==> inputs of v6 <==
Design bitonic_top, start of the top module:
module bitonic_top
#(parameter NUM_INPUT = 16, DATA_WIDTH = 8)
(clk, reset, data_in, valid, done, data_out);
clock: 1.66 ns
lec_check: 0
cap_margin: 25
cell_pad_in_sites_global_placement: 1
core_aspect_ratio: 1.17
core_margin: 5
core_utilization: 35
cts_cluster_diameter: 175
gpl_routability_driven: 1
gpl_timing_driven: 0
hold_slack_margin: 0.26
max_routing_layer: met4
setup_slack_margin: 0.06
slew_margin: 0
tns_end_percent: 50
run.sh (not shown) runs the stock make flow with config.mk's settings and CLKGATE_MAP_FILE=.
==> v30: changes against v6 <==
ABC_AREA = 1   (was unset)
CAP_MARGIN = 5   (was 25)
CELL_PAD_IN_SITES_DETAIL_PLACEMENT = 1   (was unset)
CELL_PAD_IN_SITES_GLOBAL_PLACEMENT = 3   (was 1)
CORE_ASPECT_RATIO = 0.51   (was 1.17)
CORE_MARGIN = 4   (was 5)
CORE_UTILIZATION = 40   (was 35)
CTS_CLUSTER_DIAMETER = unset   (was 175)
CTS_CLUSTER_SIZE = 90   (was unset)
HOLD_SLACK_MARGIN = unset   (was 0.26)
MAX_ROUTING_LAYER = unset   (was met4)
MIN_ROUTING_LAYER = met1   (was unset)
SETUP_SLACK_MARGIN = 0.72   (was 0.06)
SLEW_MARGIN = 20   (was 0)
TNS_END_PERCENT = 65   (was 50)
==> flow/constraint.sdc (replaced) <==
create_clock -name core_clock -period 3.0 [get_ports {clk}]
set_input_delay 0.6000 -clock core_clock [delete_from_list [all_inputs] [get_ports {clk}]]
set_output_delay 0.6000 -clock core_clock [all_outputs]
set_load 0.01 [all_outputs]
==> v4: changes against v6 <==
CAP_MARGIN = 20   (was 25)
CELL_PAD_IN_SITES_GLOBAL_PLACEMENT = unset   (was 1)
CORE_ASPECT_RATIO = unset   (was 1.17)
CORE_MARGIN = 8   (was 5)
CORE_UTILIZATION = 68   (was 35)
CTS_CLUSTER_DIAMETER = unset   (was 175)
CTS_CLUSTER_SIZE = 14   (was unset)
GPL_ROUTABILITY_DRIVEN = unset   (was 1)
HOLD_SLACK_MARGIN = -0.05   (was 0.26)
MAX_ROUTING_LAYER = unset   (was met4)
PLACE_DENSITY_LB_ADDON = 0.11   (was unset)
SETUP_SLACK_MARGIN = unset   (was 0.06)
SLEW_MARGIN = 25   (was 0)
TNS_END_PERCENT = unset   (was 50)
==> flow/constraint.sdc (replaced) <==
create_clock -name core_clock -period 3.0 [get_ports {clk}]
set_input_delay 0.6000 -clock core_clock [delete_from_list [all_inputs] [get_ports {clk}]]
set_output_delay 0.6000 -clock core_clock [all_outputs]
set_load 0.01 [all_outputs]
==> v18: changes against v6 <==
CAP_MARGIN = 10   (was 25)
CELL_PAD_IN_SITES_GLOBAL_PLACEMENT = unset   (was 1)
CORE_ASPECT_RATIO = unset   (was 1.17)
CORE_MARGIN = 2   (was 5)
CORE_UTILIZATION = 72   (was 35)
CTS_CLUSTER_DIAMETER = unset   (was 175)
GPL_ROUTABILITY_DRIVEN = unset   (was 1)
GPL_TIMING_DRIVEN = unset   (was 0)
HOLD_SLACK_MARGIN = unset   (was 0.26)
MAX_ROUTING_LAYER = unset   (was met4)
SETUP_SLACK_MARGIN = 0.7   (was 0.06)
SLEW_MARGIN = 20   (was 0)
TNS_END_PERCENT = unset   (was 50)
==> flow/constraint.sdc (replaced) <==
create_clock -name core_clock -period 2.45 [get_ports {clk}]
set_input_delay 0.4900 -clock core_clock [delete_from_list [all_inputs] [get_ports {clk}]]
set_output_delay 0.4900 -clock core_clock [all_outputs]
set_load 0.01 [all_outputs]
==> results <==
metric	v4	v30	v6	v18
Length of routed wiring on met1	85510 um	-	108200 um	-
Outcome	finished with violations	did not finish	finished with violations	did not finish
Stage where the flow stopped	-	global placement	-	global routing
Layout check failures	setup timing	-	setup timing	-
Path length in cells of the critical path	12	-	13	-
Data required, critical path	3.66 ns	-	2.34 ns	-
Total cell area reported by yosys after synthesis	0.07546 mm^2	0.06997 mm^2	0.07546 mm^2	0.07546 mm^2
Final cell count without fillers	10560	-	12360	-
Most common cell in the synthesized netlist	sky130_fd_sc_hd__dfxtp_1	sky130_fd_sc_hd__nand2_1	sky130_fd_sc_hd__dfxtp_1	sky130_fd_sc_hd__dfxtp_1
Worst Skew	0.05283 ns	-	0.02907 ns	-
Number of slew-limit violations in the final report	0	-	0	-
Post-Synth Simple-Gate Area	0.2212	0.3003	0.2212	0.2212
Maximum clock path buffer count	3	-	3	3
# diodes	11	-	5	-
Post-Place Cells	10270	-	11680	10130
Total number of clock tree sinks	1290	-	1290	1290
Final worst slack	-0.05679 ns	-	-1.137 ns	-
Number of OpenROAD warnings	28	-	31	-
Final worst path period need	3.057 ns	-	2.797 ns	-
Count of endpoints failing hold in the final timing report	0	-	0	-
Combinational group share of total power	0.080	-	0.098	-
Count of filler cells inserted in the layout	7480	-	20640	-
Ys cells	8527	10550	8527	8527
Period utilisation layout	1.019	-	1.685	-

========
==> inputs of run M <==
==> flow/design.v <==
module bitonic_comp #(parameter DATA_WIDTH = 8, POLARITY = 0)
(clk, reset, valid, A, B, H, L, done);
input clk;
input reset;
input valid;
input [DATA_WIDTH-1:0] A;
input [DATA_WIDTH-1:0] B;
output [DATA_WIDTH-1:0] H;
output [DATA_WIDTH-1:0] L;
output done;
reg [DATA_WIDTH-1:0] H_r;
reg [DATA_WIDTH-1:0] L_r;
reg done_r;
wire comp;
assign comp = A < B;
assign H = H_r;
assign L = L_r;
assign done = done_r;
always @(posedge clk) begin
	if(reset) begin
		H_r <= 0;
		L_r <= 0;
		done_r <= 0;
	end else if(valid) begin
		if(POLARITY) begin
			H_r <= comp ? B : A;
			L_r <= comp ? A : B;
		end else begin
			H_r <= comp ? A : B;
			L_r <= comp ? B : A;
		end
		done_r <= 1;
	end else begin
		H_r <= 0;
		L_r <= 0;
		done_r <= 0;
	end
end
endmodule
module bitonic_node #(parameter DATA_WIDTH = 8, NODE_ORDER = 1, NODE_DWIDTH = 8, POLARITY = 1)
(clk, reset, valid, data_in, done, data_out);
input clk;
input reset;
input valid;
input [NODE_DWIDTH-1:0] data_in;
output done;
output [NODE_DWIDTH-1:0] data_out;
localparam NUM_COMP = 2**(NODE_ORDER-1);
genvar i_comp;
wire [NUM_COMP-1:0] nodes_done;
assign done = &nodes_done;
generate for(i_comp = 0; i_comp < NUM_COMP; i_comp = i_comp + 1) begin : comp_gen
	wire [DATA_WIDTH-1:0] A;
	wire [DATA_WIDTH-1:0] B;
	wire [DATA_WIDTH-1:0] H;
	wire [DATA_WIDTH-1:0] L;
	assign A = data_in[DATA_WIDTH*(i_comp + 1)-1-:DATA_WIDTH];
	assign B = data_in[DATA_WIDTH*(i_comp + 1 + NUM_COMP)-1-:DATA_WIDTH];
	assign data_out[DATA_WIDTH*(i_comp + 1)-1-:DATA_WIDTH] = H;
	assign data_out[DATA_WIDTH*(i_comp + 1 + NUM_COMP)-1-:DATA_WIDTH] = L;
	bitonic_comp #(.DATA_WIDTH(DATA_WIDTH), .POLARITY(POLARITY)) comp_constr (.clk(clk), .reset(reset), .valid(valid), .A(A), .B(B), .H(H), .L(L), .done(nodes_done[i_comp]));
end endgenerate
endmodule
module bitonic_block
#(parameter DATA_WIDTH = 8, BLOCK_DEPTH = 1, POLARITY = 0)
(clk, reset, data_in, valid, done, data_out);
input clk;
input reset;
input [2**BLOCK_DEPTH*DATA_WIDTH-1:0] data_in;
input valid;
output done;
output [2**BLOCK_DEPTH*DATA_WIDTH-1:0] data_out;
localparam T_WIDTH = 2**BLOCK_DEPTH*DATA_WIDTH;
localparam STATE_NUMS = $clog2(BLOCK_DEPTH + 1);
wire [T_WIDTH-1:0] bstage_outs [BLOCK_DEPTH:0];
wire [BLOCK_DEPTH:0] bstage_ready;
assign bstage_outs[0] = data_in;
assign bstage_ready[0] = valid;
assign done = bstage_ready[BLOCK_DEPTH] == 1;
assign data_out = done ? bstage_outs[BLOCK_DEPTH] : 0;
genvar i_bstage;
genvar i_node;
generate for(i_bstage = 0; i_bstage < BLOCK_DEPTH; i_bstage = i_bstage + 1) begin : bstage_gen
	localparam n_nodes = 2**i_bstage;
	wire [n_nodes-1:0] nodes_ready;
	assign bstage_ready[i_bstage + 1] = &nodes_ready;
	for(i_node = 0; i_node < n_nodes; i_node = i_node + 1) begin : node_gen
		localparam NODE_DWIDTH = DATA_WIDTH * 2**(BLOCK_DEPTH - i_bstage);
		wire [NODE_DWIDTH-1:0] node_data_in;
		assign node_data_in = bstage_outs[i_bstage][NODE_DWIDTH*(i_node+1)-1-:NODE_DWIDTH];
		wire [NODE_DWIDTH-1:0] node_data_out;
		bitonic_node #(.DATA_WIDTH(DATA_WIDTH), .NODE_ORDER(BLOCK_DEPTH - i_bstage), .NODE_DWIDTH(NODE_DWIDTH), .POLARITY(POLARITY)) node_constr (.clk(clk), .reset(reset), .valid(bstage_ready[i_bstage]), .data_in(node_data_in), .done(nodes_ready[i_node]), .data_out(node_data_out));
		assign bstage_outs[i_bstage+1][NODE_DWIDTH*(i_node+1)-1-:NODE_DWIDTH] = node_data_out;
	end
end endgenerate
endmodule
module bitonic_top
#(parameter NUM_INPUT = 16, DATA_WIDTH = 8)
(clk, reset, data_in, valid, done, data_out);
input clk;
input reset;
input [NUM_INPUT * DATA_WIDTH - 1:0] data_in;
input valid;
output done;
output [NUM_INPUT * DATA_WIDTH - 1:0] data_out;
localparam STAGES = $clog2(NUM_INPUT);
localparam ALL_WIDTH = NUM_INPUT * DATA_WIDTH;
wire [ALL_WIDTH - 1:0] stage_data [STAGES:0];
wire [STAGES:0] stage_ready;
assign stage_data[0] = data_in;
assign stage_ready[0] = valid;
assign done = stage_ready[STAGES] == 1;
assign data_out = stage_data[STAGES];
genvar i_stage;
genvar i_block;
generate for(i_stage = 0; i_stage < STAGES; i_stage = i_stage + 1) begin : stages_gen
	localparam BLOCK_COUNT = NUM_INPUT/(2**(i_stage+1));
	localparam BLOCK_DWIDTH = DATA_WIDTH*2**(i_stage+1);
	localparam BLOCK_DEPTH = i_stage + 1;
	wire [BLOCK_COUNT - 1:0] blks_done;
	assign stage_ready[i_stage+1] = &blks_done;
	for(i_block = 0; i_block < BLOCK_COUNT; i_block = i_block + 1) begin
		wire [BLOCK_DWIDTH-1:0] block_in;
		wire [BLOCK_DWIDTH-1:0] block_out;
		assign block_in = stage_data[i_stage][BLOCK_DWIDTH*(i_block+1)-1-:BLOCK_DWIDTH];
		assign stage_data[i_stage+1][BLOCK_DWIDTH*(i_block+1)-1-:BLOCK_DWIDTH] = block_out;
		bitonic_block #(.DATA_WIDTH(DATA_WIDTH), .BLOCK_DEPTH(BLOCK_DEPTH), .POLARITY(i_block%2)) blk_const (.clk(clk), .reset(reset), .data_in(block_in), .data_out(block_out), .done(blks_done[i_block]), .valid(stage_ready[i_stage]));
	end
end endgenerate
endmodule
==> flow/run.sh <==
#!/bin/bash
# the make line also repeats each setting of config.mk as NAME=value (left out here)
make -C /OpenROAD-flow-scripts/flow DESIGN_CONFIG=/design/flow/config.mk WORK_HOME=/design/flow/orfs CLKGATE_MAP_FILE= finish
==> flow/config.mk <==
export PLATFORM = sky130hd
export DESIGN_NAME = bitonic_top
export DESIGN_NICKNAME = bitonic_top
export VERILOG_FILES = /design/flow/design.v
export SDC_FILE = /design/flow/constraint.sdc
export NUM_CORES = 4
export LEC_CHECK = 0
export CAP_MARGIN = 20
export CELL_PAD_IN_SITES_GLOBAL_PLACEMENT = 2
export CORE_ASPECT_RATIO = 1.17
export CORE_MARGIN = 2
export CORE_UTILIZATION = 35
export CTS_CLUSTER_DIAMETER = 234
export GPL_TIMING_DRIVEN = 0
export SLEW_MARGIN = 15
export TNS_END_PERCENT = 95
==> flow/constraint.sdc <==
create_clock -name core_clock -period 2.75 [get_ports {clk}]
set_input_delay 0.5500 -clock core_clock [delete_from_list [all_inputs] [get_ports {clk}]]
set_output_delay 0.5500 -clock core_clock [all_outputs]
set_load 0.01 [all_outputs]
==> run G: changes against run M <==
- CELL_PAD_IN_SITES_GLOBAL_PLACEMENT: 2 -> default
- CORE_ASPECT_RATIO: 1.17 -> default
- CORE_UTILIZATION: 35 -> 40
- CTS_CLUSTER_DIAMETER: 234 -> default
- GPL_TIMING_DRIVEN: 0 -> default
- SETUP_SLACK_MARGIN: default -> 0.59
- SLEW_MARGIN: 15 -> 20
- TNS_END_PERCENT: 95 -> default
==> flow/constraint.sdc (replaced) <==
create_clock -name core_clock -period 2.79 [get_ports {clk}]
set_input_delay 0.5580 -clock core_clock [delete_from_list [all_inputs] [get_ports {clk}]]
set_output_delay 0.5580 -clock core_clock [all_outputs]
set_load 0.01 [all_outputs]
==> comparison table <==
| quantity | run G | run M |
|---|---|---|
| GRT Total Usage | 20.9% | 27.4% |
| Initial antenna violation count | 4 | 12 |
| Final #Nets | 9432 | 9803 |
| Multi-input combinational gate total | 6119 | 6103 |
| Power in sequential cells | 0.0188 W | 0.0191 W |
| Number of rows in the core area | 159 | 184 |
| Total of fill cells in the finished design | 17.6k | 21.5k |
| Final HPWL DP | 160000 µm | 250000 µm |
| Result of the run | timing/DRC/antenna clean | complete, but fails checks |
| Violated checks | - | negative setup slack |
| Total detailed-routing wirelength | 216000 µm | 312000 µm |
| Routability cong. | 0.903 | 0.982 |
| Sequential share of power | 45.0% | 44.6% |
| Clock buffers created by TritonCTS | 145 | 143 |
| Post-route core utilization | 47.6% | 42.7% |
| Vias after detailed routing | 66.4k | 68.5k |
| Post-placement cell area | 81500 µm² | 81700 µm² |
| Insertion Delay late pin | 0.80 ns | 0.82 ns |
| Number of warning messages in the logs | 30 | 31 |
| Total number of cells along the worst setup path | 8 | 13 |
| Top achievable clock speed | 0.409 GHz | 0.355 GHz |
| Number of global-route vias before repair | 60.0k | 68.3k |
| Worst slew margin relative to its limit | 25.7% | 20.2% |
| GR met3 Demand/Resource | 2.69% | 2.68% |
| Global-route wire length before repair | 331000 µm | 451000 µm |
| PortBufs | 259 | 258 |
| Data arrival time of the worst path | 3.13 ns | 3.47 ns |
| Number of well taps | 2495 | 2883 |

========
==> trial 88 <==
Starts from the design.v that is shown in full above.
export LEC_CHECK = 0
export CAP_MARGIN = 20
export CORE_MARGIN = 2
export CORE_UTILIZATION = 65
export PLACE_DENSITY = 0.35
export SLEW_MARGIN = 20
create_clock -name core_clock -period 3.33 [get_ports {clk}]
==> inputs of build 30, as changes to trial 88 <==
--- a/flow/config.mk
+++ b/flow/config.mk
@@ -6,7 +6,7 @@
 export NUM_CORES = 4
 export LEC_CHECK = 0
-export CAP_MARGIN = 20
+export CAP_MARGIN = 15
 export CORE_MARGIN = 2
-export CORE_UTILIZATION = 65
-export PLACE_DENSITY = 0.35
+export CORE_UTILIZATION = 72
+export SETUP_SLACK_MARGIN = 0.31
 export SLEW_MARGIN = 20
==> flow/constraint.sdc (replaced) <==
create_clock -name core_clock -period 2.45 [get_ports {clk}]
set_input_delay 0.4900 -clock core_clock [delete_from_list [all_inputs] [get_ports {clk}]]
set_output_delay 0.4900 -clock core_clock [all_outputs]
set_load 0.01 [all_outputs]
==> flow_summary.yaml <==
# yosys + openroad results
placement:
  dp_hpwl_um: 147000
floorplan:
  dieHeight_um: 345
  rows: 125
worst_setup_path:
  cp_slowest_cell: "dfxtp_2"
status:
  status: "complete, no violations"
sta:
  setup_viol: 0
  fin_crit_ns: 2.95
cells_and_area:
  clk_share: 0.0560
detailed_routing:
  drt_iter0_drc: 5602
the above is filed under trial 88

==> flow_summary.yaml <==
# yosys + openroad results
status:
  status: "complete, but fails checks"
  so.violations: "setup timing"
floorplan:
  rows: 118
sta:
  worst_slack_ns: -0.254
  setup_viol: 17
  fin_crit_ns: 2.70
detailed_routing:
  drt_iter0_drc: 7786
worst_setup_path:
  cp_slowest_cell: "a21oi_1"
the above is filed under build 30


========
==> 09-12 <==
Starts from the design.v that is shown in full above.
clock: 4.23 ns
lec_check: 0
cap_margin: 20
core_margin: 2
core_utilization: 15
slew_margin: 20
==> 08-06: changes against 09-12 <==
--- a/flow/config.mk
+++ b/flow/config.mk
@@ -6,6 +6,7 @@
 export NUM_CORES = 4
 export LEC_CHECK = 0
 export CAP_MARGIN = 20
-export CORE_MARGIN = 2
-export CORE_UTILIZATION = 15
+export CORE_MARGIN = 10
+export CORE_UTILIZATION = 40
+export GPL_TIMING_DRIVEN = 0
 export SLEW_MARGIN = 20
==> flow/constraint.sdc (replaced) <==
create_clock -name core_clock -period 3.0 [get_ports {clk}]
set_input_delay 0.6000 -clock core_clock [delete_from_list [all_inputs] [get_ports {clk}]]
set_output_delay 0.6000 -clock core_clock [all_outputs]
set_load 0.01 [all_outputs]
==> job_summary.md <==
## Implementation flow summary

| Metric | Value |
|---|---|
| 1st-iter DRT viols | `7634` |
| Post-Layout Inst Area | `0.0878 mm2` |
| Area post-placement | `0.0835 mm2` |
| Seq pwr share | `47.9%` |
| CP Max Fanout | `104` |
| Status | `timing/DRC/antenna clean` |
| Crit end category | `primary output` |
| Seq. pwr | `12400 uW` |
| GR peak layer | `met1` |
| CP Buf/Inv Count | `2` |
| Worst Skew | `0.0482 ns` |
| Worst-path cell chain | `buf_12 -> and2_1 -> clkdlybuf4s50_1` |
| H-Tree Depth | `3` |
-- figures above: 09-12

==> job_summary.md <==
## Implementation flow summary

| Metric | Value |
|---|---|
| GR peak layer | `met2` |
| Worst-path cell chain | `buf_8 -> clkbuf_16 -> clkbuf_16 -> buf_12 -> buf_4 -> nand2_1 -> ha_1 -> nand3_2 -> o211ai_1 -> o21a_1 -> clkbuf_4 -> o21ai_1 -> a21oi_4` |
| Seq. pwr | `17500 uW` |
| CP Buf/Inv Count | `6` |
| Registers, synthesis | `1290` |
| Area post-placement | `0.0812 mm2` |
| Routed wire per std cell | `23.4 um` |
| Final clock-cell share | `5.49%` |
| Crit end category | `flip-flop` |
| Comb gates | `6102` |
| Seq pwr share | `45.7%` |
| Fillers | `18000` |
| Status | `timing/DRC/antenna clean` |
| Sw power | `9080 uW` |
| 1st-iter DRT viols | `6965` |
| H-Tree Depth | `4` |
| Post-Layout Inst Area | `0.0873 mm2` |
| Setup slack, reg-to-reg | `0.06 ns` |
-- figures above: 08-06

Power figures rest on the tool's default switching activity, not on a simulated workload.
